**flow/config.mk**
```make
export PLATFORM = sky130hd
export DESIGN_NAME = ml_demodulator
export DESIGN_NICKNAME = ml_demodulator
export VERILOG_FILES = /design/flow/design.v
export SDC_FILE = /design/flow/constraint.sdc
export NUM_CORES = 4
export LEC_CHECK = 0
export CAP_MARGIN = 40
export CORE_ASPECT_RATIO = 0.5
export CORE_MARGIN = 2
export CORE_UTILIZATION = 72
export CTS_CLUSTER_DIAMETER = 334
export CTS_CLUSTER_SIZE = 99
export PLACE_DENSITY = 0.4
export SETUP_SLACK_MARGIN = 1.68
export SLEW_MARGIN = 20
export TNS_END_PERCENT = 5
```
**flow/constraint.sdc**
```tcl
create_clock -name core_clock -period 5.65 [get_ports {i_clk}]
set_input_delay 1.1300 -clock core_clock [delete_from_list [all_inputs] [get_ports {i_clk}]]
set_output_delay 1.1300 -clock core_clock [all_outputs]
set_load 0.01 [all_outputs]
```
**flow/design.v**
```verilog
module rsmul (
    r_r, 
    r_i, 
    s_r, 
    mul_r, 
    mul_i
);
    input signed [5:0] r_r, r_i;
    input [1:0] s_r;
    output signed [8:0] mul_r, mul_i;
    wire signed [2:0] s;
    assign s = {1'b0, s_r};
    assign mul_r = s * r_r;
    assign mul_i = s * r_i;
endmodule
module ml_demodulator(
    i_clk,
    i_reset,
    i_trig,
    i_y_hat,
    i_r,
    i_rd_rdy,
    o_rd_vld,
    o_llr,
    o_hard_bit
);
input i_clk;
input i_reset;
input i_trig;
input [159:0] i_y_hat;
input [319:0] i_r;
input i_rd_rdy;
output o_rd_vld;
output [7:0] o_llr;
output o_hard_bit;
localparam IDLE = 0;
localparam R44_S = 4'd1;
localparam R33_S = 4'd2;
localparam R34_S = 4'd3;
localparam R22_S = 4'd4;
localparam BUF = 3'd1;
localparam CAL_AB = 3'd2;
localparam OUT = 3'd3;
localparam CAL_CD = 3'd4;
localparam CAL_EF = 3'd5;
localparam CAL_GH = 3'd6;
localparam COMPARE = 3'd7;
integer i, j, k, m, n, p, q;
wire       gclk1, gclk2, gclk3; 
wire [1:0] SQRT   = 2'b1_1;  
wire [39:0] r34, r23, r24, r12, r13, r14;
wire [19:0] r44, r33, r22, r11;
wire [39:0] y4, y3, y2, y1;
reg [9:0] r34_r_r, r24_r_r, r14_r_r, r23_r_r, r13_r_r, r12_r_r, r34_i_r, r24_i_r, r14_i_r, r23_i_r, r13_i_r, r12_i_r;
wire [9:0] r34_r_w, r24_r_w, r14_r_w, r23_r_w, r13_r_w, r12_r_w, r34_i_w, r24_i_w, r14_i_w, r23_i_w, r13_i_w, r12_i_w;
reg [9:0] r44_r_r, r33_r_r, r22_r_r, r11_r_r;
wire [9:0] r44_r_w, r33_r_w, r22_r_w, r11_r_w;
reg [7:0] y1_r_r, y2_r_r, y3_r_r, y4_r_r, y1_i_r, y2_i_r, y3_i_r, y4_i_r;
reg [7:0] y1_r_w, y2_r_w, y3_r_w, y4_r_w, y1_i_w, y2_i_w, y3_i_w, y4_i_w;
wire [8:0] rsmul_o_r, rsmul_o_i;
reg [5:0] rsmul_i_r_r, rsmul_i_r_i;
reg [1:0] rsmul_i_s_r;
reg [3:0] rs_state_r, rs_state_w;
reg [1:0] rs_count_r, rs_count_w;
reg [2:0] state_r, state_w;
reg [1:0] count_r, count_w;
reg [12:0] L_tmp_r[0:3];
reg [12:0] L_tmp_w[0:3];
reg [1:0] j2_path_r[0:3];
reg [1:0] j2_path_w[0:3];
reg [1:0] j1_path_r[0:3];
reg [1:0] j1_path_w[0:3];
reg [9:0] y_tmp_r, y_tmp_i;
reg [9:0] rs1r, rs1i, rs2r, rs2i, rs3r, rs3i, rs4r, rs4i;
reg [9:0] rs_other_r, rs_other_i;
reg signed [11:0] a, b;
reg signed [11:0] c, d;
reg signed [11:0] e[0:3];
reg signed [11:0] f[0:3];
reg signed [11:0] g[0:3];
reg signed [11:0] h[0:3];
reg [11:0] cal_tmp_r, cal_tmp_i;
reg [12:0] L_tmp1;
reg [12:0] L_tmp2;
reg [12:0] L_tmp3[0:3];
reg [12:0] L_tmp4[0:3];
reg [1:0] j3_r, j3_w, j4_r, j4_w, j2_r, j2_w, j1_r, j1_w;
reg [12:0] L_min1_r[0:3];
reg [12:0] L_min1_w[0:3];
reg [12:0] min_r;
reg [12:0] min_w;
reg [12:0] min_tmp[0:6];
reg [1:0] trace_r[0:3];
reg [1:0] trace_w[0:3];
reg [1:0] trace_tmp[0:2];
reg [143:0] output_buf_r, output_buf_w;
reg [7:0] buf_count_r, buf_count_w;
reg [7:0] buf_out_r, buf_out_w;
reg       gclk_detect_w, gclk_detect_r;
assign {r44, r34, r24, r14, r33, r23, r13, r22, r12, r11} = i_r;
assign {y4, y3, y2, y1} = i_y_hat;
assign r34_i_w = (i_trig) ? r34[39:30] : r34_i_r;
assign r34_r_w = (i_trig) ? r34[19:10] : r34_r_r;
assign r24_i_w = (i_trig) ? r24[39:30] : r24_i_r;
assign r24_r_w = (i_trig) ? r24[19:10] : r24_r_r;
assign r14_i_w = (i_trig) ? r14[39:30] : r14_i_r;
assign r14_r_w = (i_trig) ? r14[19:10] : r14_r_r;
assign r23_i_w = (i_trig) ? r23[39:32] : r23_i_r;
assign r23_r_w = (i_trig) ? r23[19:10] : r23_r_r;
assign r13_i_w = (i_trig) ? r13[39:30] : r13_i_r;
assign r13_r_w = (i_trig) ? r13[19:10] : r13_r_r;
assign r12_i_w = (i_trig) ? r12[39:30] : r12_i_r;
assign r12_r_w = (i_trig) ? r12[19:10] : r12_r_r;
assign r44_r_w = (i_trig) ? r44[19:10] : r44_r_r;
assign r33_r_w = (i_trig) ? r33[19:10] : r33_r_r;
assign r22_r_w = (i_trig) ? r22[19:10] : r22_r_r;
assign r11_r_w = (i_trig) ? r11[19:10] : r11_r_r;
assign o_llr = {o_hard_bit, 6'b0, 1'b1};
assign o_hard_bit = output_buf_r[buf_out_r];
assign o_rd_vld = i_rd_rdy & (buf_count_r != buf_out_r);
rsmul rsmul0(.r_r(rsmul_i_r_r), .r_i(rsmul_i_r_i), 
            .s_r(rsmul_i_s_r),  
            .mul_r(rsmul_o_r), .mul_i(rsmul_o_i));
always @(*) begin
    rs_state_w = rs_state_r;
    rs_count_w = rs_count_r;
    y4_i_w = y4_i_r;
    y4_r_w = y4_r_r;
    y3_i_w = y3_i_r;
    y3_r_w = y3_r_r;
    y2_i_w = y2_i_r;
    y2_r_w = y2_r_r;
    y1_i_w = y1_i_r;
    y1_r_w = y1_r_r;
    gclk_detect_w = 0;
    case (rs_state_r)
        IDLE: begin
            rsmul_i_r_i = 0;
            rsmul_i_r_r = 0;
            rsmul_i_s_r = 0;
            if (i_trig) begin
                rs_state_w = R44_S;
                y4_i_w = y4[38:33];
                y4_r_w = y4[18:13];
                y3_i_w = y3[38:33];
                y3_r_w = y3[18:13];
                y2_i_w = y2[38:33];
                y2_r_w = y2[18:13];
                y1_i_w = y1[38:33];
                y1_r_w = y1[18:13];
                gclk_detect_w = 1;
            end
            else rs_state_w = IDLE;
        end
        R44_S: begin
            gclk_detect_w = 1;
            rsmul_i_r_r = y4_r_r;
            rsmul_i_r_i = y4_i_r;
            rsmul_i_s_r = SQRT;
            y4_r_w = rsmul_o_r[7:0];
            y4_i_w = rsmul_o_i[7:0];
            rs_state_w = R33_S;
        end
        R33_S: begin
            gclk_detect_w = 1;
            rsmul_i_r_r = y3_r_r;
            rsmul_i_r_i = y3_i_r;
            rsmul_i_s_r = SQRT;
            y3_r_w = rsmul_o_r[7:0];
            y3_i_w = rsmul_o_i[7:0];
            rs_state_w = R34_S;
        end
        R34_S: begin
            gclk_detect_w = 1;
            rsmul_i_r_r = y2_r_r;
            rsmul_i_r_i = y2_i_r;
            rsmul_i_s_r = SQRT;
            y2_r_w = rsmul_o_r[7:0];
            y2_i_w = rsmul_o_i[7:0];
            rs_state_w = R22_S;
        end
        R22_S: begin
            gclk_detect_w = 1;
            rsmul_i_r_r = y1_r_r;
            rsmul_i_r_i = y1_i_r;
            rsmul_i_s_r = SQRT;
            y1_r_w = rsmul_o_r[7:0];
            y1_i_w = rsmul_o_i[7:0];
            rs_state_w = IDLE;
        end
        default: begin
            rs_state_w = rs_state_r;
            rs_count_w = rs_count_r;
            rsmul_i_r_i = 0;
            rsmul_i_r_r = 0;
            rsmul_i_s_r = 0;
        end
    endcase
end
always @(*) begin
    state_w = state_r;
    count_w = count_r;
    for (j = 0; j < 4; j = j + 1) begin
        L_tmp_w[j] = L_tmp_r[j];
        L_min1_w[j] = L_min1_r[j];
        trace_w[j] = trace_r[j];
        j2_path_w[j] = j2_path_r[j];
        j1_path_w[j] = j1_path_r[j];
    end
    j1_w = j1_r;
    j2_w = j2_r;
    j3_w = j3_r;
    j4_w = j4_r;
    min_w = min_r;
    output_buf_w = output_buf_r;
    buf_count_w = buf_count_r;
    rs4i = 0;
    y_tmp_r = 0;
    y_tmp_i = 0;
    rs_other_r = 0;
    rs_other_i = 0;
    rs4r = 0;
    case (state_r)
        IDLE: begin
            if (i_trig) begin
                state_w = BUF;
                count_w = 0;
            end
            else begin
                state_w = IDLE;
            end
        end
        BUF: begin
            if (count_r < 1) begin
                count_w = count_r + 1;
            end
            else begin
                count_w = 0;
                state_w = CAL_AB;
                j1_w = 0;
                j2_w = 0;
                j3_w = 0;
                j4_w = 0;
            end
        end
        CAL_AB: begin
            state_w = CAL_CD;
            y_tmp_r = {y4_r_r, 2'b0};
            y_tmp_i = {y4_i_r, 2'b0};
            rs4r = (r44_r_r ^ {{10{j4_r[0]}}, 1'b1});
            rs4i = (r44_r_r ^ {{10{j4_r[1]}}, 1'b1});
            rs_other_r = 0;
            rs_other_i = 0;
            a = $signed(y_tmp_r) - $signed(rs4r);
            b = $signed(y_tmp_i) - $signed(rs4i);
            if (a < 0) a = ~a;  
            if (b < 0) b = ~b;  
            L_tmp1 = a + b;
            L_tmp_w[0] = L_tmp1; 
            L_tmp_w[1] = L_tmp1; 
            L_tmp_w[2] = L_tmp1; 
            L_tmp_w[3] = L_tmp1; 
        end
        CAL_CD: begin
            state_w = CAL_EF;
            y_tmp_r = {y3_r_r, 2'b0};
            y_tmp_i = {y3_i_r, 2'b0};
            rs4r = (r34_r_r ^ {11{j4_r[0]}}) + (r34_i_r ^ {11{~j4_r[1]}});
            rs4i = (r34_r_r ^ {11{j4_r[1]}}) + (r34_i_r ^ {11{j4_r[0]}});
            cal_tmp_r = $signed(y_tmp_r) - $signed(rs4r);
            cal_tmp_i = $signed(y_tmp_i) - $signed(rs4i);
            for (m = 0; m < 4; m = m + 1) begin
                rs3r = r33_r_r ^ {11{m[0]}};
                rs3i = r33_r_r ^ {11{m[1]}};
                c = $signed(cal_tmp_r) - $signed(rs3r);
                d = $signed(cal_tmp_i) - $signed(rs3i);
                rs2r = 0;
                rs2i = 0;
                if (c < 0) c = ~c;  
                if (d < 0) d = ~d;  
                L_tmp2 = c + d;
                L_tmp_w[m] = L_tmp_r[m] + L_tmp2; 
            end
        end
        CAL_EF: begin
            j2_w = j2_r + 1;
            y_tmp_r = {y2_r_r, 2'b10};
            y_tmp_i = {y2_i_r, 2'b10};
            rs2r = r22_r_r ^ {11{j2_r[0]}};
            rs2i = r22_r_r ^ {11{j2_r[1]}};
            rs4r = (r24_r_r ^ {11{j4_r[0]}}) + (r24_i_r ^ {11{~j4_r[1]}});
            rs4i = (r24_r_r ^ {11{j4_r[1]}}) + (r24_i_r ^ {11{j4_r[0]}});
            cal_tmp_r = $signed(y_tmp_r) - $signed(rs4r) - $signed(rs2r);
            cal_tmp_i = $signed(y_tmp_i) - $signed(rs4i) - $signed(rs2i);
            for (m = 0; m < 4; m = m + 1) begin  
                rs3r = {r23_r_r ^ {{9{m[0]}}, 2'b0}} + {r23_i_r[7:0] ^ {9{~m[1]}}, 2'b00} ;
                rs3i = {r23_r_r[9:1] ^ {10{m[1]}}, 1'b0} + {r23_i_r[7:1] ^ {8{m[0]}}, 3'b0};
                e[m] = $signed(cal_tmp_r) - $signed(rs3r);
                f[m] = $signed(cal_tmp_i) - $signed(rs3i);
                if (e[m] < 0) e[m] = ~e[m];  
                if (f[m] < 0) f[m] = ~f[m];  
                L_tmp3[m] = e[m] + f[m];
                if (L_tmp3[m] <= L_min1_r[m] || j2_r == 2'b0) begin
                    L_min1_w[m] = L_tmp3[m];
                    j2_path_w[m] = j2_r;
                end
            end
            if (j2_r == 2'b11) begin
                state_w = CAL_GH;
            end
        end
        CAL_GH: begin
            if (count_r == 0 && j1_r == 0) begin
                L_tmp_w[0] = L_tmp_r[0] + L_min1_r[0];
                L_tmp_w[1] = L_tmp_r[1] + L_min1_r[1];
                L_tmp_w[2] = L_tmp_r[2] + L_min1_r[2];
                L_tmp_w[3] = L_tmp_r[3] + L_min1_r[3];
            end
            y_tmp_r = {y1_r_r, 2'b0};
            y_tmp_i = {y1_i_r, 2'b0};
            rs1r = r11_r_r ^ {11{j1_r[0]}};
            rs1i = r11_r_r ^ {11{j1_r[1]}};
            rs4r = (r14_r_r ^ {11{j4_r[0]}}) + (r14_i_r ^ {11{~j4_r[1]}});
            rs4i = (r14_r_r ^ {11{j4_r[1]}}) + (r14_i_r ^ {11{j4_r[0]}});
            cal_tmp_r = $signed(y_tmp_r) - $signed(rs4r) - $signed(rs1r);
            cal_tmp_i = $signed(y_tmp_i) - $signed(rs4i) - $signed(rs1i);
            if (count_r == 0) begin
                count_w = count_r + 1;
                for (m = 0; m < 2; m = m + 1) begin  
                    rs3r = (r13_r_r ^ {11{m[0]}}) + (r13_i_r ^ {11{~m[1]}});
                    rs3i = (r13_r_r ^ {11{m[1]}}) + (r13_i_r ^ {11{m[0]}});
                    rs2r = (r12_r_r ^ {11{j2_path_r[m][0]}}) + (r12_i_r ^ {11{~j2_path_r[m][1]}});
                    rs2i = (r12_r_r ^ {11{j2_path_r[m][1]}}) + (r12_i_r ^ {11{j2_path_r[m][0]}});
                    g[m] = $signed(cal_tmp_r) - $signed(rs2r) - $signed(rs3r);
                    h[m] = $signed(cal_tmp_i) - $signed(rs2i) - $signed(rs3i);
                    if (g[m] < 0) g[m] = ~g[m];  
                    if (h[m] < 0) h[m] = ~h[m];  
                    L_tmp4[m] = g[m] + h[m];
                    if (L_tmp4[m] <= L_min1_r[m] || j1_r == 2'b0) begin
                        L_min1_w[m] = L_tmp4[m];
                        j1_path_w[m] = j1_r;
                    end
                end
            end
            else begin
                count_w = 0;
                j1_w = j1_r + 1;
                for (m = 2; m < 4; m = m + 1) begin  
                    rs3r = (r13_r_r ^ {11{m[0]}}) + (r13_i_r ^ {11{~m[1]}});
                    rs3i = (r13_r_r ^ {11{m[1]}}) + (r13_i_r ^ {11{m[0]}});
                    rs2r = (r12_r_r ^ {11{j2_path_r[m][0]}}) + (r12_i_r ^ {11{~j2_path_r[m][1]}});
                    rs2i = (r12_r_r ^ {11{j2_path_r[m][1]}}) + (r12_i_r ^ {11{j2_path_r[m][0]}});
                    g[m] = $signed(cal_tmp_r) - $signed(rs2r) - $signed(rs3r);
                    h[m] = $signed(cal_tmp_i) - $signed(rs2i) - $signed(rs3i);
                    if (g[m] < 0) g[m] = ~g[m];  
                    if (h[m] < 0) h[m] = ~h[m];  
                    L_tmp4[m] = g[m] + h[m];
                    if (L_tmp4[m] <= L_min1_r[m] || j1_r == 2'b0) begin
                        L_min1_w[m] = L_tmp4[m];
                        j1_path_w[m] = j1_r;
                    end
                end
            end
            if (j1_r == 2'b11 && count_r[0] == 1'b1) begin
                state_w = COMPARE;
            end
        end
        COMPARE: begin
            j4_w = j4_r + 1;
            min_tmp[0] = L_tmp_r[0] + L_min1_r[0];
            min_tmp[1] = L_tmp_r[1] + L_min1_r[1];
            min_tmp[2] = L_tmp_r[2] + L_min1_r[2];
            min_tmp[3] = L_tmp_r[3] + L_min1_r[3];
            if (min_tmp[0] > min_tmp[1]) begin
                min_tmp[4] = min_tmp[1];
                trace_tmp[0] = 1;
            end
            else begin
                min_tmp[4] = min_tmp[0];
                trace_tmp[0] = 0;
            end
            if (min_tmp[2] > min_tmp[3]) begin
                min_tmp[5] = min_tmp[3];
                trace_tmp[1] = 3;
            end
            else begin
                min_tmp[5] = min_tmp[2];
                trace_tmp[1] = 2;
            end
            if (min_tmp[4] > min_tmp[5]) begin
                min_tmp[6] = min_tmp[5];
                trace_tmp[2] = trace_tmp[1];
            end
            else begin
                min_tmp[6] = min_tmp[4];
                trace_tmp[2] = trace_tmp[0];
            end
            if ((min_tmp[6] < min_r) || j4_r == 2'b0) begin
                min_w = min_tmp[6];
                trace_w[0] = j1_path_w[trace_tmp[2]];
                trace_w[1] = j2_path_r[trace_tmp[2]];
                trace_w[2] = trace_tmp[2];
                trace_w[3] = j4_r;
            end
            if (j4_r == 2'b11) begin
                state_w = OUT;
            end
            else begin
                state_w = CAL_AB;
            end
        end
        OUT: begin
            output_buf_w[buf_count_r] = trace_r[0][0];
            output_buf_w[buf_count_r + 1] = trace_r[0][1];
            output_buf_w[buf_count_r + 2] = trace_r[1][0];
            output_buf_w[buf_count_r + 3] = trace_r[1][1];
            output_buf_w[buf_count_r + 4] = trace_r[2][0];
            output_buf_w[buf_count_r + 5] = trace_r[2][1];
            output_buf_w[buf_count_r + 6] = trace_r[3][0];
            output_buf_w[buf_count_r + 7] = trace_r[3][1];
            if (buf_count_r != 8'd136) buf_count_w = buf_count_r + 8;
            else buf_count_w = 0;
            state_w = IDLE;
        end
        default: state_w = IDLE;
    endcase
end
always @(*) begin
    buf_out_w = buf_out_r;
    if (i_rd_rdy) begin
        if (o_rd_vld) begin
            if (buf_out_r == 8'd143) buf_out_w = 8'd0;
            else buf_out_w = buf_out_r + 1;
        end
    end
end
always @(posedge i_clk or posedge i_reset) begin
    if (i_reset) begin
        for (j = 0; j < 4; j = j + 1) begin
            L_tmp_r[j] <= 0;
            L_min1_r[j] <= 13'b1_1111_1111_1111;
            trace_r[j] <= 0;
            j2_path_r[j] <= 0;
            j1_path_r[j] <= 0;
        end
        r34_i_r <= 0;
        r34_r_r <= 0;
        r24_i_r <= 0;
        r24_r_r <= 0;
        r14_i_r <= 0;
        r14_r_r <= 0;
        r23_i_r <= 0;
        r23_r_r <= 0;
        r13_i_r <= 0;
        r13_r_r <= 0;
        r12_i_r <= 0;
        r12_r_r <= 0;
        r44_r_r <= 0;
        r33_r_r <= 0;
        r22_r_r <= 0;
        r11_r_r <= 0;
        y4_i_r <=  0;
        y4_r_r <=  0;
        y3_i_r <=  0;
        y3_r_r <=  0;
        y2_i_r <=  0;
        y2_r_r <=  0;
        y1_i_r <=  0;
        y1_r_r <=  0;
        rs_state_r <= IDLE;
        rs_count_r <= 0;
        state_r <= IDLE;
        count_r <= 0;
        j1_r <= 0;
        j2_r <= 0;
        j3_r <= 0;
        j4_r <= 0;
        min_r <= 0;
        output_buf_r <= 0;
        buf_count_r <= 0;
        buf_out_r <= 0;
        gclk_detect_r <= 0;
    end
    else begin
        for (j = 0; j < 4; j = j + 1) begin
            L_tmp_r[j] <= L_tmp_w[j];
            L_min1_r[j] <= L_min1_w[j];
            trace_r[j] <= trace_w[j];
            j2_path_r[j] <= j2_path_w[j];
            j1_path_r[j] <= j1_path_w[j];
        end
        r34_i_r <= r34_i_w;
        r34_r_r <= r34_r_w;
        r24_i_r <= r24_i_w;
        r24_r_r <= r24_r_w;
        r14_i_r <= r14_i_w;
        r14_r_r <= r14_r_w;
        r23_i_r <= r23_i_w;
        r23_r_r <= r23_r_w;
        r13_i_r <= r13_i_w;
        r13_r_r <= r13_r_w;
        r12_i_r <= r12_i_w;
        r12_r_r <= r12_r_w;
        r44_r_r <= r44_r_w;
        r33_r_r <= r33_r_w;
        r22_r_r <= r22_r_w;
        r11_r_r <= r11_r_w;
        y4_i_r <=  y4_i_w;
        y4_r_r <=  y4_r_w;
        y3_i_r <=  y3_i_w;
        y3_r_r <=  y3_r_w;
        y2_i_r <=  y2_i_w;
        y2_r_r <=  y2_r_w;
        y1_i_r <=  y1_i_w;
        y1_r_r <=  y1_r_w;
        rs_state_r <= rs_state_w;
        rs_count_r <= rs_count_w;
        state_r <= state_w;
        count_r <= count_w;
        j1_r <= j1_w;
        j2_r <= j2_w;
        j3_r <= j3_w;
        j4_r <= j4_w;
        min_r <= min_w;
        output_buf_r <= output_buf_w;
        buf_count_r <= buf_count_w;
        buf_out_r <= buf_out_w;
        gclk_detect_r <= gclk_detect_w;
    end
end
endmodule
```
**flow/run.sh**
```bash
#!/bin/bash
# the make line also repeats each setting of config.mk as NAME=value (left out here)
make -C /OpenROAD-flow-scripts/flow DESIGN_CONFIG=/design/flow/config.mk WORK_HOME=/design/flow/orfs CLKGATE_MAP_FILE= finish
```
==> reports/README.md, run 1 <==
| Quantity | Reported | Unit |
| --- | --- | --- |
| Mean Syn Cell Area | 9.00 | sq um |
| Master cell of the clock root buffer | clkbuf_16 | - |
| Post-Syn Instances | 7066 | - |
| Max Root-Sink Buffers | 3 | - |
| Clock H-tree levels | 1 | - |
| Yosys cell types | 91 | - |
| Sink Count | 541 | - |
| Area contributors post-synth | dfrtp_1 (19%), ha_1 (17%), xnor2_1 (11%) | - |
| Init Core Util | 72.3 | % |
| Dominant non-sequential cell family after synthesis | adder cells | - |
| Pre-CTS WS | -4.54 | ns |
| Die ar. | 90900 | sq um |
| Area fraction in mux cells | 7.10 | % |
| Placement Cell Area | 80100 | sq um |
| Adder share | 24.1 | % |
| Post-synth EDFFs | 0 | - |
| Tally of yosys warning messages | 19 | - |
| Stage where the run ended | global routing | - |
| Dominant cell by count in the synthesized netlist | ha_1 | - |
| Most used DFF post-synth | dfrtp_1 | - |
| Global-route usage over all layers | 82.6 | % |
| Core area | 88000 | sq um |
| Xor/xnor cell area share of the yosys netlist | 16.7 | % |
| Aoi/oai-family share of the synthesized area | 15.7 | % |
| Commonest cells in the synthesized netlist | ha_1 (871), xnor2_1 (793), inv_1 (740) | - |
| Number of I/O port buffers | 212 | - |
| Post-synthesis simple-gate area fraction | 8.98 | % |
| Post-synthesis sequential area ratio | 21.4 | % |
| Number of core rows | 77 | - |
| Post-Syn Area | 63600 | sq um |
| Final weighted congestion in routability-driven placement | 1.18 | - |
| Fraction of post-synthesis cell area in the top cell type by area | 19.2 | % |
| DPL Wire Length | 199000 | um |
| Global-route congestion overflow total | 371 | - |
| Error message | [ERROR GRT-0116] Global routing finished with congestion. Check the congestion regions in the DRC Viewer. | - |
| Number of cells in the yosys synthesis report | 7066 | - |
| I/O pin count | 494 | - |
| Largest area contributor in the netlist | dfrtp_1 | - |
| TritonCTS Buffers | 9 | - |
| Vertical die size | 214 | um |
| Count of state elements after synthesis | 541 | - |
| Die Span X | 424 | um |
| Proportion of synthesized flip-flops having asynchronous set or reset | 100 | % |
| Outcome | did not finish | - |
| Synthesis area per yosys | 63600 | sq um |
routing by layer:
metal	track usage, %	GRT overflow
met2	96.1	177
met5	49.4	1
met4	78.6	149
met3	73.2	26
met1	81.8	18
through the flow:
stage	cells	hold slack (ns)	utilization (%)
3_3_place_gp	9990	0.435	91.0
3_5_place_dp	9995	0.453	91.1
2_1_floorplan	7071	0.352	-
4_1_cts	10100	0.504	94.0
what timing repair did:
action                                  in CTS
pin swaps                                  165
setup buffers                               57
resized                                    377
hold buffers                                 0
endpoints found under the setup margin     143
==> run 2, diff against run 1 <==
Settings changed: ABC_AREA set to 1, CAP_MARGIN 40 to 20, CELL_PAD_IN_SITES_DETAIL_PLACEMENT set to 1, CELL_PAD_IN_SITES_GLOBAL_PLACEMENT set to 2, CORE_ASPECT_RATIO 0.5 to not set, CORE_MARGIN 2 to 8, CORE_UTILIZATION 72 to 21, CTS_CLUSTER_DIAMETER 334 to 116, CTS_CLUSTER_SIZE 99 to not set, PLACE_DENSITY 0.4 to not set, PLACE_DENSITY_LB_ADDON set to 0.28, SETUP_SLACK_MARGIN 1.68 to not set, SLEW_MARGIN 20 to 15, TNS_END_PERCENT 5 to not set.
Clock period 5.65 ns to 11.0 ns, I/O delays scaled along.
==> run 2 against run 1 <==
The run now finishes clean. Die area increased to 3.8 times the previous value. Synthesized cell count increased by 31%. Synthesized area increased by 6.7%.
==> reports/README.md, run 2 <==
| Quantity | Reported | Unit | Change |
| --- | --- | --- | --- |
| Final setup viols | 0 | - |  |
| Critical path launch point type | flip-flop | - |  |
| DPL Wire Length | 237000 | um | +19% |
| Xor/xnor cell area share of the yosys netlist | 12.8 | % | -4.0 points |
| Slowest cell delay on critical path | 0.56 | ns |  |
| Area grow syn2layout | 14.8 | % |  |
| Setup Total Neg Slack | 0 | ns |  |
| Worst-case headroom to the max-slew limit | 23.5 | % |  |
| Critical Path Stages | 50 | - |  |
| Slew at the pin closest to its max-slew limit | 1.14 | ns |  |
| Final weighted congestion in routability-driven placement | 0.859 | - | -27% |
| Number of DRC markers in iteration 0 | 2887 | - |  |
| Worst setup path endpoint | L_min1_r[0][3] | - |  |
| Synthesis area per yosys | 67900 | sq um | +6.7% |
| Post-route DRC | 0 | - |  |
| Max Root-Sink Buffers | 4 | - | +1 |
| Clock H-tree levels | 3 | - | +2 |
| Arrival time reported for the critical path endpoint | 10.98 | ns |  |
| Largest fanout on the critical path | 24 | - |  |
| Residual antenna-violating net count after detailed routing | 0 | - |  |
| Crit path max-delay cell type | dfrtp_4 | - |  |
| Core area | 321000 | sq um | +270% |
| Worst Hold Class | reg2reg | - |  |
| Final layout net count | 10900 | - |  |
| Routed length per instance | 20.7 | um |  |
| Count of state elements after synthesis | 541 | - | unchanged |
| TritonCTS Buffers | 85 | - | +76 |
| Endpoint class of the critical path | flip-flop | - |  |
| Proportion of synthesized flip-flops having asynchronous set or reset | 100 | % | unchanged |
| Yosys cell types | 73 | - | -20% |
| Antenna violations before repair | 11 | - |  |
| Register-to-register path setup slack | 0.74 | ns |  |
| Worst flop-to-flop path endpoint | L_min1_r[0][3] | - |  |
| Crit path required time | 11.72 | ns |  |
| Min-Delay Endpoint | state_r[1] | - |  |
| Achievable frequency | 97.5 | MHz |  |
| Most used DFF post-synth | dfrtp_1 | - |  |
| I/O pin count | 494 | - | unchanged |
| Number of cells in the yosys synthesis report | 9249 | - | +31% |
| Seq. cell area | 13600 | sq um |  |
| Number of core rows | 208 | - | +170% |
| Final core utilization | 24.2 | % |  |
| Dominant non-sequential cell family after synthesis | adder cells | - |  |
| MI comb area | 48000 | sq um |  |
| Die Span X | 584 | um | +38% |
| Number of I/O port buffers | 212 | - | unchanged |
| Die ar. | 342000 | sq um | +280% |
| Fraction of post-synthesis cell area in the top cell type by area | 18.0 | % | -1.2 points |
| PnR worst setup slack | 0.739 | ns |  |
| Max_cap viols | 0 | - |  |
| Post-Syn Instances | 9249 | - | +31% |
| Wire length of the first global-routing pass | 424000 | um |  |
| Post-synthesis sequential area ratio | 20.1 | % | -1.3 points |
| Tally of yosys warning messages | 19 | - | unchanged |
| Largest area contributor in the netlist | dfrtp_1 | - |  |
| Post-synthesis simple-gate area fraction | 19.6 | % | +11 points |
| Mean Syn Cell Area | 7.34 | sq um | -18% |
| Clock latency on the worst-skew pair | 0.81 | ns |  |
| Post-route fraction of the period consumed by the critical path | 93.3 | % |  |
| Sink Count | 541 | - | unchanged |
| Number of buffer and inverter instances along the worst setup path | 6 | - |  |
| Number of fillers in the final layout | 39000 | - |  |
| Number of global-route vias before repair | 66200 | - |  |
| Maximum clock skew at final layout | 0.0885 | ns |  |
| Outcome | no timing/DRC/antenna violations | - |  |
| Pre-CTS WS | 0.521 | ns | +5.06 ns |
| Global-route usage over all layers | 16.2 | % |  |
| Most common cell on crit path | nand2_1 | - |  |
| Instance count along the most critical hold path | 0 | - |  |
| Total wire length | 284000 | um |  |
| Post-route worst hold slack | 0.468 | ns |  |
| Hold Crit Start | state_r[2] | - |  |
| Commonest cells in the synthesized netlist | nand2_1 (1911), inv_1 (1296), ha_1 (871) | - |  |
| Fin crit period | 10.26 | ns |  |
| RSZ-0062 raised after global routing | false | - |  |
| Pre-Repair DR Iteration Count | 5 | - |  |
| Init Core Util | 21.1 | % | -51 points |
| Post-Syn Area | 67900 | sq um | +6.7% |
| Largest net degree at the start of global routing | 140 | - |  |
| Vertical die size | 584 | um | +170% |
| Largest delay share family, worst path | AND-OR/OR-AND gates | - |  |
| Post-CTS clock slew at the launch and capture registers of the worst setup and hold paths | 0.05 | ns |  |
| Master cell of the clock root buffer | clkbuf_16 | - |  |
| Cell count of the worst reg-to-reg path | 50 | - |  |
| Crit path kind | reg2reg | - |  |
| Adder share | 22.6 | % | -1.5 points |
| Quantity of hold-fixing buffers added after cts | 0 | - | unchanged |
| Number of failing hold endpoints at the final stage | 0 | - |  |
| Post-detailed-route via-to-cell ratio | 4.54 | - |  |
| Startpoint of the most critical register-to-register path | j4_r[1] | - |  |
| Crit path from | j4_r[1] | - |  |
| Area contributors post-synth | dfrtp_1 (18%), ha_1 (16%), nand2_1 (11%) | - |  |
| Global-route congestion overflow total | 0 | - |  |
| Post-synth EDFFs | 0 | - | unchanged |
| Area fraction in mux cells | 0.118 | % | -7.0 points |
| OpenROAD warning count | 400 | - |  |
| Aoi/oai-family share of the synthesized area | 15.5 | % | -0.28 points |
| TritonCTS clock tree | built | - |  |
| Dominant cell by count in the synthesized netlist | nand2_1 | - |  |
| Count of final max-slew check failures | 0 | - |  |
| Routed via count | 62300 | - |  |
==> run 2: stage by stage <==
step | cells | cell area, sq um
after detailed placement | 13600 | 74900
after global routing | 13700 | 77900
final | 13700 | 77900
after global placement | 13600 | 74900
after floorplan | 9254 | 67900
after CTS | 13700 | 77800
==> run 2: cell type report <==
class / count / area share (%)
clock inverter: 38 / 0.581
multi-input combinational: 7064 / 61.6
inverter: 1319 / 6.38
clock buffer: 113 / 3.04
antenna: 4 / 0.0128
timing repair buffer: 336 / 4.02
sequential: 541 / 17.5
tap: 4305 / 6.91
==> run 2: layer usage <==
layer / share of wire (%) / track usage [%] / up-vias
met5: 0.0028 / 0 / -
met4: 2.1 / 3.19 / 2
met3: 3.2 / 1.83 / 216
met2: 47 / 27.6 / 781
met1: 48 / 22.0 / 30800
li1: - / - / 30500
==> run 2: repair_timing <==
action	4_1_cts	5_1_grt
gates resized	0	12
endpoints found under the setup margin	0	48
hold endpoints to repair	0	0
buffers inserted	0	8
==> run 3, diff against run 2 <==
Settings changed: ABC_AREA 1 to not set, CELL_PAD_IN_SITES_DETAIL_PLACEMENT 1 to not set, CELL_PAD_IN_SITES_GLOBAL_PLACEMENT 2 to not set, CORE_MARGIN 8 to 2, CORE_UTILIZATION 21 to 72, CTS_CLUSTER_DIAMETER 116 to 95, MAX_ROUTING_LAYER set to met4, PLACE_DENSITY set to 0.6, PLACE_DENSITY_LB_ADDON 0.28 to not set, SETUP_SLACK_MARGIN set to 1.74, SLEW_MARGIN 15 to 20.
Clock period 11.0 ns to 10.1 ns, I/O delays scaled along.
==> run 3 against run 2 <==
The layout now fails its checks (max-capacitance violations, max-slew violations, negative setup slack). Final cell count fell by 37%. Hold slack gained 0.020 ns. Die area is 73% lower. Synthesized area decreased by 6.3%. Highest routed layer is now met4. Synthesized cell count fell by 24%. Sequential share of layout area increased by 0.62 points. Critical endpoint is now j1_path_r[1][1].
==> reports/README.md, run 3 <==
| Quantity | Reported | Unit | Change |
| --- | --- | --- | --- |
| Most common cell on crit path | a21oi_2 | - |  |
| Total wire length | 245000 | um | -14% |
| Post-route fraction of the period consumed by the critical path | 104 | % | +10 points |
| Setup Total Neg Slack | -11.12 | ns | -11.12 ns |
| Area fraction in mux cells | 7.10 | % | +7.0 points |
| Number of I/O port buffers | 212 | - | unchanged |
| TritonCTS Buffers | 61 | - | -28% |
| Post-synth EDFFs | 0 | - | unchanged |
| Pre-CTS WS | -0.115 | ns | -0.636 ns |
| DPL Wire Length | 158000 | um | -33% |
| Core area | 88000 | sq um | -73% |
| Mean Syn Cell Area | 9.00 | sq um | +23% |
| Hold Crit Start | output_buf_r[138] | - |  |
| Post-Syn Instances | 7066 | - | -24% |
| Commonest cells in the synthesized netlist | ha_1 (871), xnor2_1 (793), inv_1 (740) | - |  |
| Sink Count | 541 | - | unchanged |
| Max Root-Sink Buffers | 3 | - | -1 |
| Final weighted congestion in routability-driven placement | 1.05 | - | +23% |
| Die ar. | 90700 | sq um | -73% |
| Yosys cell types | 91 | - | +25% |
| Aoi/oai-family share of the synthesized area | 15.7 | % | +0.28 points |
| PnR worst setup slack | -0.372 | ns | -1.11 ns |
| Post-Syn Area | 63600 | sq um | -6.3% |
| I/O pin count | 494 | - | unchanged |
| Maximum clock skew at final layout | 0.0696 | ns | -0.0188 ns |
| Post-route DRC | 0 | - | unchanged |
| Fin crit period | 10.47 | ns | +0.211 ns |
| Worst-case headroom to the max-slew limit | -2.14 | % | -26 points |
| Most used DFF post-synth | dfrtp_1 | - |  |
| Max_cap viols | 1 | - | +1 |
| Dominant non-sequential cell family after synthesis | adder cells | - |  |
| Achievable frequency | 95.5 | MHz | -2.0% |
| Crit path kind | reg2reg | - |  |
| Post-synthesis sequential area ratio | 21.4 | % | +1.3 points |
| Number of cells in the yosys synthesis report | 7066 | - | -24% |
| Clock latency on the worst-skew pair | 0.73 | ns | -0.08 ns |
| RSZ-0062 raised after global routing | true | - |  |
| Largest net degree at the start of global routing | 154 | - | +10% |
| Area grow syn2layout | 18.3 | % |  |
| Adder share | 24.1 | % | +1.5 points |
| Instance count along the most critical hold path | 2 | - | +2 |
| Number of core rows | 109 | - | -48% |
| Routed length per instance | 28.2 | um | +36% |
| Post-CTS clock slew at the launch and capture registers of the worst setup and hold paths | 0.07 | ns | +0.02 ns |
| Count of final max-slew check failures | 4 | - | +4 |
| Outcome | failed layout checks | - |  |
| Fraction of post-synthesis cell area in the top cell type by area | 19.2 | % | +1.2 points |
| Global-route usage over all layers | 49.6 | % | +33 points |
| Post-synthesis simple-gate area fraction | 8.98 | % | -11 points |
| Xor/xnor cell area share of the yosys netlist | 16.7 | % | +4.0 points |
| Global-route congestion overflow total | 0 | - | unchanged |
| Die Span X | 301 | um | -48% |
| Largest area contributor in the netlist | dfrtp_1 | - |  |
| Number of DRC markers in iteration 0 | 8031 | - | +180% |
| Count of state elements after synthesis | 541 | - | unchanged |
| Number of global-route vias before repair | 57500 | - | -13% |
| Largest fanout on the critical path | 5 | - | -79% |
| Min-Delay Endpoint | output_buf_r[138] | - |  |
| Post-detailed-route via-to-cell ratio | 6.89 | - | +52% |
| OpenROAD warning count | 403 | - | +0.75% |
| Wire length of the first global-routing pass | 335000 | um | -21% |
| Proportion of synthesized flip-flops having asynchronous set or reset | 100 | % | unchanged |
| Pre-Repair DR Iteration Count | 12 | - | +7 |
| Tally of yosys warning messages | 19 | - | unchanged |
| Number of buffer and inverter instances along the worst setup path | 8 | - | +2 |
| Cell count of the worst reg-to-reg path | 46 | - | -8.0% |
| Vertical die size | 301 | um | -48% |
| Crit path required time | 10.70 | ns | -1.02 ns |
| Crit path from | j4_r[0] | - |  |
| Quantity of hold-fixing buffers added after cts | 0 | - | unchanged |
| Residual antenna-violating net count after detailed routing | 0 | - | unchanged |
| Largest delay share family, worst path | adder cells | - |  |
| TritonCTS clock tree | built | - |  |
| Critical path launch point type | flip-flop | - |  |
| Cell Count, Final, Fillers Out | 8682 | - | -37% |
| Dominant cell by count in the synthesized netlist | ha_1 | - |  |
| Slowest cell delay on critical path | 0.76 | ns | +0.20 ns |
| Antenna violations before repair | 11 | - | unchanged |
| Worst setup path endpoint | j1_path_r[1][1] | - |  |
| Slew at the pin closest to its max-slew limit | 1.53 | ns | +0.383 ns |
| Worst flop-to-flop path endpoint | j1_path_r[1][1] | - |  |
| Final layout net count | 9026 | - | -17% |
| Violated Checks | max-capacitance violations, max-slew violations, negative setup slack | - |  |
| Init Core Util | 72.3 | % | +51 points |
| Clock H-tree levels | 2 | - | -1 |
| Critical Path Stages | 46 | - | -8.0% |
| Register-to-register path setup slack | -0.37 | ns | -1.11 ns |
| Number of failing hold endpoints at the final stage | 0 | - | unchanged |
| Synthesis area per yosys | 63600 | sq um | -6.3% |
| Area contributors post-synth | dfrtp_1 (19%), ha_1 (17%), xnor2_1 (11%) | - |  |
| Startpoint of the most critical register-to-register path | j4_r[0] | - |  |
| Arrival time reported for the critical path endpoint | 11.08 | ns | +0.10 ns |
| Master cell of the clock root buffer | clkbuf_16 | - |  |
| Final setup viols | 44 | - | +44 |
| Endpoint class of the critical path | flip-flop | - |  |
| Worst Hold Class | reg2reg | - |  |
| Crit path max-delay cell type | fa_1 | - |  |
| Cell count after placement | 8317 | - | -39% |
| Routed via count | 59800 | - | -4.1% |
==> run 3: routing by layer <==
metal / GRT usage [%] / routed length, um / up-vias
met5: - / 0 / -
met2: 75.3 / 103000 / 4834
met3: 11.7 / 32500 / 1735
met1: 59.5 / 84700 / 28300
met4: 31.7 / 23900 / 0
li1: - / - / 24900
==> run 3: cell type report <==
type	count	area, sq um
Multi-Input combinational cell	5547	50000
Inverter	745	2820
Tap cell	1165	1460
Fill cell	4550	12700
Timing Repair Buffer	555	5180
Clock inverter	36	474
Antenna cell	13	32.5
Sequential cell	541	13600
Clock buffer	80	1680
==> run 3: timing repair <==
action,in CTS,in global routing
pin swaps,242,140
gates cloned,2,0
setup buffers,175,59
endpoints found under the setup margin,113,123
gates resized,359,183
==> run 3: stage by stage <==
stage	area, sq um	hold slack, ns	util, %
detailed placement	67900	0.469	77.2
global placement	67900	0.445	77.2
floorplan	64600	0.352	-
CTS	73600	0.487	83.7
finish	75300	0.488	85.6
global route	75300	0.496	85.5
==> run 4, diff against run 3 <==
Settings changed: ABC_AREA set to 0, CELL_PAD_IN_SITES_DETAIL_PLACEMENT set to 2, CELL_PAD_IN_SITES_GLOBAL_PLACEMENT set to 3, CORE_ASPECT_RATIO set to 0.97, CORE_UTILIZATION 72 to 49, CTS_CLUSTER_DIAMETER 95 to not set, CTS_CLUSTER_SIZE set to 40, GPL_ROUTABILITY_DRIVEN set to 1, GPL_TIMING_DRIVEN set to 0, HOLD_SLACK_MARGIN set to 0.29, MIN_ROUTING_LAYER set to met2, PLACE_DENSITY 0.6 to not set, PLACE_DENSITY_LB_ADDON set to 0.07, TNS_END_PERCENT set to 65.
Clock period 10.1 ns to 10.7 ns, I/O delays scaled along.
==> run 4 against run 3 <==
Synthesized area did not move. Synthesized cell count did not move. The flow now stops in global placement. Die area rose by 46%.
==> reports/README.md, run 4 <==
| Quantity | Reported | Unit | Change |
| --- | --- | --- | --- |
| Outcome | did not finish | - |  |
| Stage where the run ended | global placement | - |  |
| Error message | [ERROR FLW-0024] Place density exceeds 1.0 (current PLACE_DENSITY_LB_ADDON =  0.07). Please check if the value of  PLACE_DENSITY_LB_ADDON is between 0 and 0.99. | - |  |
| Synthesis area per yosys | 63600 | sq um | unchanged |
| Init Core Util | 49.2 | % | -23 points |
| Number of cells in the yosys synthesis report | 7066 | - | unchanged |
| Largest area contributor in the netlist | dfrtp_1 | - |  |
| Xor/xnor cell area share of the yosys netlist | 16.7 | % | unchanged |
| Dominant non-sequential cell family after synthesis | adder cells | - |  |
| Number of core rows | 130 | - | +19% |
| Yosys cell types | 91 | - | unchanged |
| Most used DFF post-synth | dfrtp_1 | - |  |
| Core area | 129000 | sq um | +47% |
| Fraction of post-synthesis cell area in the top cell type by area | 19.2 | % | unchanged |
| I/O pin count | 494 | - | unchanged |
| Commonest cells in the synthesized netlist | ha_1 (871), xnor2_1 (793), inv_1 (740) | - |  |
| Vertical die size | 359 | um | +19% |
| Dominant cell by count in the synthesized netlist | ha_1 | - |  |
| Tally of yosys warning messages | 19 | - | unchanged |
| Proportion of synthesized flip-flops having asynchronous set or reset | 100 | % | unchanged |
| Post-Syn Area | 63600 | sq um | unchanged |
| Post-synth EDFFs | 0 | - | unchanged |
| Post-synthesis sequential area ratio | 21.4 | % | unchanged |
| Aoi/oai-family share of the synthesized area | 15.7 | % | unchanged |
| Die ar. | 133000 | sq um | +46% |
| Count of state elements after synthesis | 541 | - | unchanged |
| Mean Syn Cell Area | 9.00 | sq um | unchanged |
| Area fraction in mux cells | 7.10 | % | unchanged |
| Die Span X | 370 | um | +23% |
| Post-synthesis simple-gate area fraction | 8.98 | % | unchanged |
| Adder share | 24.1 | % | unchanged |
| Area contributors post-synth | dfrtp_1 (19%), ha_1 (17%), xnor2_1 (11%) | - |  |
| Post-Syn Instances | 7066 | - | unchanged |
==> run 5, diff against run 4 <==
Settings changed: ABC_AREA 0 to not set, CAP_MARGIN 20 to 0, CELL_PAD_IN_SITES_DETAIL_PLACEMENT 2 to not set, CELL_PAD_IN_SITES_GLOBAL_PLACEMENT 3 to not set, CORE_ASPECT_RATIO 0.97 to not set, CORE_UTILIZATION 49 to 72, CTS_CLUSTER_DIAMETER set to 350, CTS_CLUSTER_SIZE 40 to 34, GPL_ROUTABILITY_DRIVEN 1 to not set, GPL_TIMING_DRIVEN 0 to not set, HOLD_SLACK_MARGIN 0.29 to -0.06, MAX_ROUTING_LAYER met4 to not set, MIN_ROUTING_LAYER met2 to not set, PLACE_DENSITY set to 0.6, PLACE_DENSITY_LB_ADDON 0.07 to not set, SETUP_SLACK_MARGIN 1.74 to not set, TNS_END_PERCENT 65 to not set.
Clock period 10.7 ns to 5.7 ns, I/O delays scaled along.
==> run 5 against run 4 <==
The run fails in global routing. Synthesized cell count unchanged. Die area fell by 32%. Synthesized area unchanged.
==> reports/README.md, run 5 <==
| Quantity | Reported | Unit | Change |
| --- | --- | --- | --- |
| Mean Syn Cell Area | 9.00 | sq um | unchanged |
| Largest area contributor in the netlist | dfrtp_1 | - |  |
| Commonest cells in the synthesized netlist | ha_1 (871), xnor2_1 (793), inv_1 (740) | - |  |
| Count of state elements after synthesis | 541 | - | unchanged |
| Fraction of post-synthesis cell area in the top cell type by area | 19.2 | % | unchanged |
| Aoi/oai-family share of the synthesized area | 15.7 | % | unchanged |
| Global-route usage over all layers | 82.3 | % |  |
| Stage where the run ended | global routing | - |  |
| Proportion of synthesized flip-flops having asynchronous set or reset | 100 | % | unchanged |
| Adder share | 24.1 | % | unchanged |
| Outcome | did not finish | - |  |
| Die ar. | 90700 | sq um | -32% |
| Post-Syn Instances | 7066 | - | unchanged |
| Tally of yosys warning messages | 19 | - | unchanged |
| Placement Cell Area | 80200 | sq um |  |
| Area fraction in mux cells | 7.10 | % | unchanged |
| I/O pin count | 494 | - | unchanged |
| Dominant non-sequential cell family after synthesis | adder cells | - |  |
| Global-route congestion overflow total | 330 | - |  |
| Die Span X | 301 | um | -19% |
| TritonCTS Buffers | 19 | - |  |
| Number of I/O port buffers | 212 | - |  |
| Yosys cell types | 91 | - | unchanged |
| Final weighted congestion in routability-driven placement | 1.08 | - |  |
| Synthesis area per yosys | 63600 | sq um | unchanged |
| DPL Wire Length | 199000 | um |  |
| Post-synthesis simple-gate area fraction | 8.98 | % | unchanged |
| Master cell of the clock root buffer | clkbuf_16 | - |  |
| Xor/xnor cell area share of the yosys netlist | 16.7 | % | unchanged |
| Dominant cell by count in the synthesized netlist | ha_1 | - |  |
| Error message | [ERROR GRT-0116] Global routing finished with congestion. Check the congestion regions in the DRC Viewer. | - |  |
| Most used DFF post-synth | dfrtp_1 | - |  |
| Area contributors post-synth | dfrtp_1 (19%), ha_1 (17%), xnor2_1 (11%) | - |  |
| Post-synth EDFFs | 0 | - | unchanged |
| Init Core Util | 72.3 | % | +23 points |
| Max Root-Sink Buffers | 3 | - |  |
| Sink Count | 541 | - |  |
| Number of cells in the yosys synthesis report | 7066 | - | unchanged |
| Clock H-tree levels | 1 | - |  |
| Core area | 88000 | sq um | -32% |
| Post-synthesis sequential area ratio | 21.4 | % | unchanged |
| Quantity of hold-fixing buffers added after cts | 0 | - |  |
| Post-Syn Area | 63600 | sq um | unchanged |
| Number of core rows | 109 | - | -16% |
| Vertical die size | 301 | um | -16% |
| Pre-CTS WS | -4.19 | ns |  |
## run 5: metal layers
metal  global-route usage (%)  GRT overflow
met3                     71.4            19
met4                     83.5           139
met5                     43.4             4
met1                     80.4             7
met2                     96.2           161
## run 5: metrics by stage
stage / cells / setup TNS [ns]
floorplan: 7071 / -1715.50
CTS: 10100 / -383.43
detailed placement: 9978 / -448.88
global placement: 9978 / -378.83
## run 5: repair_timing
item / 4_1_cts
cloned: 2
endpoints found under the setup margin: 140
pin swaps: 149
resized: 341
buffers inserted: 59
==> run 6, diff against run 5 <==
Settings changed: CAP_MARGIN 0 to 15, CTS_CLUSTER_DIAMETER 350 to 192, CTS_CLUSTER_SIZE 34 to 96, HOLD_SLACK_MARGIN -0.06 to not set, SETUP_SLACK_MARGIN set to -0.66.
Clock period 5.7 ns to 6.81 ns, I/O delays scaled along.
==> run 6 against run 5 <==
The run again fails in global routing. Synthesized cell count stayed put. Die area stayed put. Synthesized area stayed put.
==> reports/README.md, run 6 <==
| Quantity | Reported | Unit | Change |
| --- | --- | --- | --- |
| Number of I/O port buffers | 212 | - | unchanged |
| Init Core Util | 72.3 | % | unchanged |
| I/O pin count | 494 | - | unchanged |
| Yosys cell types | 91 | - | unchanged |
| Post-Syn Instances | 7066 | - | unchanged |
| Synthesis area per yosys | 63600 | sq um | unchanged |
| Dominant cell by count in the synthesized netlist | ha_1 | - |  |
| Master cell of the clock root buffer | clkbuf_16 | - |  |
| Number of core rows | 109 | - | unchanged |
| Proportion of synthesized flip-flops having asynchronous set or reset | 100 | % | unchanged |
| Post-synth EDFFs | 0 | - | unchanged |
| DPL Wire Length | 195000 | um | -2.1% |
| Cell count after placement | 9840 | - | -1.4% |
| Die ar. | 90700 | sq um | unchanged |
| Core area | 88000 | sq um | unchanged |
| Fraction of post-synthesis cell area in the top cell type by area | 19.2 | % | unchanged |
| Aoi/oai-family share of the synthesized area | 15.7 | % | unchanged |
| Stage where the run ended | global routing | - |  |
| Vertical die size | 301 | um | unchanged |
| Final weighted congestion in routability-driven placement | 1.05 | - | -3.0% |
| Largest area contributor in the netlist | dfrtp_1 | - |  |
| Post-Syn Area | 63600 | sq um | unchanged |
| Adder share | 24.1 | % | unchanged |
| Count of state elements after synthesis | 541 | - | unchanged |
| Post-synthesis sequential area ratio | 21.4 | % | unchanged |
| Sink Count | 541 | - | unchanged |
| TritonCTS Buffers | 11 | - | -8 |
| Area fraction in mux cells | 7.10 | % | unchanged |
| Outcome | did not finish | - |  |
| Commonest cells in the synthesized netlist | ha_1 (871), xnor2_1 (793), inv_1 (740) | - |  |
| Global-route congestion overflow total | 166 | - |  |
| Most used DFF post-synth | dfrtp_1 | - |  |
| Tally of yosys warning messages | 19 | - | unchanged |
| Max Root-Sink Buffers | 3 | - | unchanged |
| Number of cells in the yosys synthesis report | 7066 | - | unchanged |
| Dominant non-sequential cell family after synthesis | adder cells | - |  |
| Quantity of hold-fixing buffers added after cts | 0 | - | unchanged |
| Xor/xnor cell area share of the yosys netlist | 16.7 | % | unchanged |
| Error message | [ERROR GRT-0232] Routing congestion too high. Check the congestion heatmap in the GUI. | - |  |
| Global-route usage over all layers | 73.8 | % |  |
| Clock H-tree levels | 1 | - | unchanged |
| Post-synthesis simple-gate area fraction | 8.98 | % | unchanged |
| Area contributors post-synth | dfrtp_1 (19%), ha_1 (17%), xnor2_1 (11%) | - |  |
| Die Span X | 301 | um | unchanged |
| Mean Syn Cell Area | 9.00 | sq um | unchanged |
[run 6: metrics by stage]
stage | instance area (sq um) | hold slack (ns) | worst slack (ns) | util [%]
4_1_cts | 81500 | 0.504 | -2.49 | 92.6
3_3_place_gp | 79100 | 0.439 | -2.40 | 90.0
3_5_place_dp | 79100 | 0.451 | -3.09 | 90.0
2_1_floorplan | 64100 | 0.352 | -2.25 | -
[run 6: layer usage]
| metal | track usage (%) | GRT overflow |
|---|---|---|
| met1 | 74.3 | 7 |
| met2 | 93.6 | 92 |
| met3 | 54.5 | 13 |
| met4 | 71.9 | 50 |
| met5 | 25.8 | 4 |
[run 6: timing repair]
action	4_1_cts
hold endpoints to repair	0
cloned	1
gates resized	317
setup endpoints to repair	135
pin swaps	118
setup buffers	38
==> run 7, diff against run 6 <==
Settings changed: CAP_MARGIN 15 to 20, CORE_UTILIZATION 72 to 58, CTS_CLUSTER_DIAMETER 192 to not set, CTS_CLUSTER_SIZE 96 to not set, SETUP_SLACK_MARGIN -0.66 to not set.
Clock period 6.81 ns to 5.7 ns, I/O delays scaled along.
==> run 7 against run 6 <==
The layout now fails its checks (negative setup slack). Die area grew 24%. Synthesized cell count is the same. Synthesized area is the same.
==> reports/README.md, run 7 <==
| Quantity | Reported | Unit | Change |
| --- | --- | --- | --- |
| Outcome | failed layout checks | - |  |
| Violated Checks | negative setup slack | - |  |
| Number of global-route vias before repair | 60000 | - |  |
| PnR worst setup slack | -3.68 | ns |  |
| Mean Syn Cell Area | 9.00 | sq um | unchanged |
| Post-route fraction of the period consumed by the critical path | 165 | % |  |
| Global-route congestion overflow total | 0 | - |  |
| Number of buffer and inverter instances along the worst setup path | 7 | - |  |
| Number of DRC markers in iteration 0 | 4953 | - |  |
| Post-route worst hold slack | 0.472 | ns |  |
| Most used DFF post-synth | dfrtp_1 | - |  |
| Final weighted congestion in routability-driven placement | 1.01 | - | -3.6% |
| Worst-case headroom to the max-slew limit | 9.79 | % |  |
| Post-detailed-route via-to-cell ratio | 5.75 | - |  |
| Global-route usage over all layers | 38.6 | % |  |
| Fin crit period | 9.38 | ns |  |
| Count of final max-slew check failures | 0 | - |  |
| Crit path kind | reg2reg | - |  |
| Crit path required time | 6.26 | ns |  |
| Xor/xnor cell area share of the yosys netlist | 16.7 | % | unchanged |
| Synthesis area per yosys | 63600 | sq um | unchanged |
| Number of cells in the yosys synthesis report | 7066 | - | unchanged |
| Sink Count | 541 | - | unchanged |
| Quantity of hold-fixing buffers added after cts | 0 | - | unchanged |
| Achievable frequency | 107 | MHz |  |
| Max Root-Sink Buffers | 3 | - | unchanged |
| Max_cap viols | 0 | - |  |
| Arrival time reported for the critical path endpoint | 9.95 | ns |  |
| Crit path from | r14_i_r[0] | - |  |
| Largest fanout on the critical path | 5 | - |  |
| Largest area contributor in the netlist | dfrtp_1 | - |  |
| Critical path launch point type | flip-flop | - |  |
| Fraction of post-synthesis cell area in the top cell type by area | 19.2 | % | unchanged |
| Routed via count | 60600 | - |  |
| Maximum clock skew at final layout | 0.0582 | ns |  |
| Largest net degree at the start of global routing | 137 | - |  |
| Pre-CTS WS | -3.81 | ns | -0.712 ns |
| Adder share | 24.1 | % | unchanged |
| Proportion of synthesized flip-flops having asynchronous set or reset | 100 | % | unchanged |
| DPL Wire Length | 180000 | um | -7.7% |
| Min-Delay Endpoint | state_r[1] | - |  |
| Routed length per instance | 21.9 | um |  |
| Dominant non-sequential cell family after synthesis | adder cells | - |  |
| Clock H-tree levels | 3 | - | +2 |
| Critical Path Stages | 40 | - |  |
| Largest delay share family, worst path | adder cells | - |  |
| Hold Crit Start | state_r[2] | - |  |
| OpenROAD warning count | 398 | - |  |
| Cell count after placement | 10300 | - | +4.3% |
| Register-to-register path setup slack | -3.68 | ns |  |
| Final core utilization | 81.6 | % |  |
| Final layout net count | 10600 | - |  |
| Count of state elements after synthesis | 541 | - | unchanged |
| Yosys cell types | 91 | - | unchanged |
| Total wire length | 231000 | um |  |
| Tally of yosys warning messages | 19 | - | unchanged |
| Init Core Util | 58.4 | % | -14 points |
| Slew at the pin closest to its max-slew limit | 1.34 | ns |  |
| RSZ-0062 raised after global routing | true | - |  |
| Aoi/oai-family share of the synthesized area | 15.7 | % | unchanged |
| Master cell of the clock root buffer | clkbuf_16 | - |  |
| Area contributors post-synth | dfrtp_1 (19%), ha_1 (17%), xnor2_1 (11%) | - |  |
| Pre-Repair DR Iteration Count | 7 | - |  |
| Cell Count, Final, Fillers Out | 10500 | - |  |
| Area fraction in mux cells | 7.10 | % | unchanged |
| Cell count of the worst reg-to-reg path | 40 | - |  |
| Die ar. | 112000 | sq um | +24% |
| I/O pin count | 494 | - | unchanged |
| Post-Syn Area | 63600 | sq um | unchanged |
| Clock latency on the worst-skew pair | 0.70 | ns |  |
| Antenna cell count | 0 | - |  |
| Antenna violations before repair | 5 | - |  |
| Worst Hold Class | reg2reg | - |  |
| Post-synth EDFFs | 0 | - | unchanged |
| TritonCTS Buffers | 69 | - | +58 |
| Post-Syn Instances | 7066 | - | unchanged |
| Core area | 109000 | sq um | +24% |
| Vertical die size | 335 | um | +11% |
| Worst flop-to-flop path endpoint | L_min1_r[1][9] | - |  |
| Dominant cell by count in the synthesized netlist | ha_1 | - |  |
| Number of core rows | 121 | - | +11% |
| Wire length of the first global-routing pass | 337000 | um |  |
| Residual antenna-violating net count after detailed routing | 0 | - |  |
| Number of I/O port buffers | 212 | - | unchanged |
| Die Span X | 335 | um | +11% |
| Final setup viols | 140 | - |  |
| Crit path max-delay cell type | fa_1 | - |  |
| Area grow syn2layout | 39.6 | % |  |
| Post-synthesis simple-gate area fraction | 8.98 | % | unchanged |
| Commonest cells in the synthesized netlist | ha_1 (871), xnor2_1 (793), inv_1 (740) | - |  |
| Worst setup path endpoint | L_min1_r[1][9] | - |  |
| Number of failing hold endpoints at the final stage | 0 | - |  |
| Instance count along the most critical hold path | 0 | - |  |
| Post-route DRC | 0 | - |  |
| TritonCTS clock tree | built | - |  |
| Post-synthesis sequential area ratio | 21.4 | % | unchanged |
| Endpoint class of the critical path | flip-flop | - |  |
| Startpoint of the most critical register-to-register path | r14_i_r[0] | - |  |
| Slowest cell delay on critical path | 0.61 | ns |  |
| Post-CTS clock slew at the launch and capture registers of the worst setup and hold paths | 0.06 | ns |  |
[run 7: routing by layer]
layer  up-vias  part of all wire [%]  wire length [um]  global-route usage (%)
met5         -                0.0056                13                       0
met4         2                   5.9             13500                    17.6
met3       649                   7.6             17500                    5.04
met2      2455                    45            104000                    62.0
met1     29300                    41             95600                    52.0
li1      28100                     -                 -                       -
[run 7: per-stage QoR]
stage          setup TNS (ns)  instance area, sq um
6_report              -369.89                 88800
5_1_grt               -412.19                 88800
4_1_cts               -359.29                 85300
3_5_place_dp          -429.10                 80900
3_3_place_gp          -404.89                 80900
2_1_floorplan        -1715.50                 64100
[run 7: final cells by class]
class	instances	area [sq um]
fill	7042	20100
sequential	541	13600
multi-input combinational	5548	50700
timing repair buffer	2164	17500
clock buffer	97	1940
clock inverter	31	473
tap	1414	1770
inverter	745	2810
[run 7: repair_timing]
action,CTS,global route
resized,309,520
endpoints found under the setup margin,140,140
gates cloned,2,5
setup buffers,55,92
pin swaps,166,229
==> run 8, diff against run 7 <==
Settings changed: CORE_UTILIZATION 58 to 72, CTS_CLUSTER_DIAMETER set to 57, CTS_CLUSTER_SIZE set to 37, PLACE_DENSITY 0.6 to not set, PLACE_DENSITY_LB_ADDON set to 0.17, SETUP_SLACK_MARGIN set to 1.3.
Clock period 5.7 ns to 4.47 ns, I/O delays scaled along.
==> run 8 against run 7 <==
The run now fails in clock tree synthesis. Synthesized cell count stayed put. Synthesized area did not move. Die area down 19%.
==> reports/README.md, run 8 <==
| Quantity | Reported | Unit | Change |
| --- | --- | --- | --- |
| Outcome | did not finish | - |  |
| Stage where the run ended | clock tree synthesis | - |  |
| Error message | [ERROR DPL-0038] Utilization greater than 100%, impossible to legalize | - |  |
| Xor/xnor cell area share of the yosys netlist | 16.7 | % | unchanged |
| Placement Cell Area | 80700 | sq um | -0.15% |
| Number of I/O port buffers | 212 | - | unchanged |
| Area contributors post-synth | dfrtp_1 (19%), ha_1 (17%), xnor2_1 (11%) | - |  |
| Post-Syn Instances | 7066 | - | unchanged |
| Core area | 88000 | sq um | -19% |
| Area fraction in mux cells | 7.10 | % | unchanged |
| Yosys cell types | 91 | - | unchanged |
| I/O pin count | 494 | - | unchanged |
| Vertical die size | 301 | um | -10% |
| Post-synthesis simple-gate area fraction | 8.98 | % | unchanged |
| Post-synthesis sequential area ratio | 21.4 | % | unchanged |
| Most used DFF post-synth | dfrtp_1 | - |  |
| Die ar. | 90700 | sq um | -19% |
| Cell count after placement | 10100 | - | -2.1% |
| Proportion of synthesized flip-flops having asynchronous set or reset | 100 | % | unchanged |
| Final weighted congestion in routability-driven placement | 1.08 | - | +7.3% |
| Init Core Util | 72.3 | % | +14 points |
| Fraction of post-synthesis cell area in the top cell type by area | 19.2 | % | unchanged |
| Count of state elements after synthesis | 541 | - | unchanged |
| Number of core rows | 109 | - | -9.9% |
| Dominant non-sequential cell family after synthesis | adder cells | - |  |
| Synthesis area per yosys | 63600 | sq um | unchanged |
| Largest area contributor in the netlist | dfrtp_1 | - |  |
| Commonest cells in the synthesized netlist | ha_1 (871), xnor2_1 (793), inv_1 (740) | - |  |
| Post-synth EDFFs | 0 | - | unchanged |
| Post-Syn Area | 63600 | sq um | unchanged |
| Tally of yosys warning messages | 19 | - | unchanged |
| Adder share | 24.1 | % | unchanged |
| Number of cells in the yosys synthesis report | 7066 | - | unchanged |
| Dominant cell by count in the synthesized netlist | ha_1 | - |  |
| DPL Wire Length | 217000 | um | +21% |
| Aoi/oai-family share of the synthesized area | 15.7 | % | unchanged |
| Die Span X | 301 | um | -10% |
| Mean Syn Cell Area | 9.00 | sq um | unchanged |
## run 8: metrics by stage
stage          hold WS [ns]  setup slack, ns  util [%]  setup TNS, ns
3_5_place_dp          0.464            -5.64      91.8        -654.75
3_3_place_gp          0.444            -4.67      91.8        -553.90
2_1_floorplan         0.352            -4.59         -       -2420.04
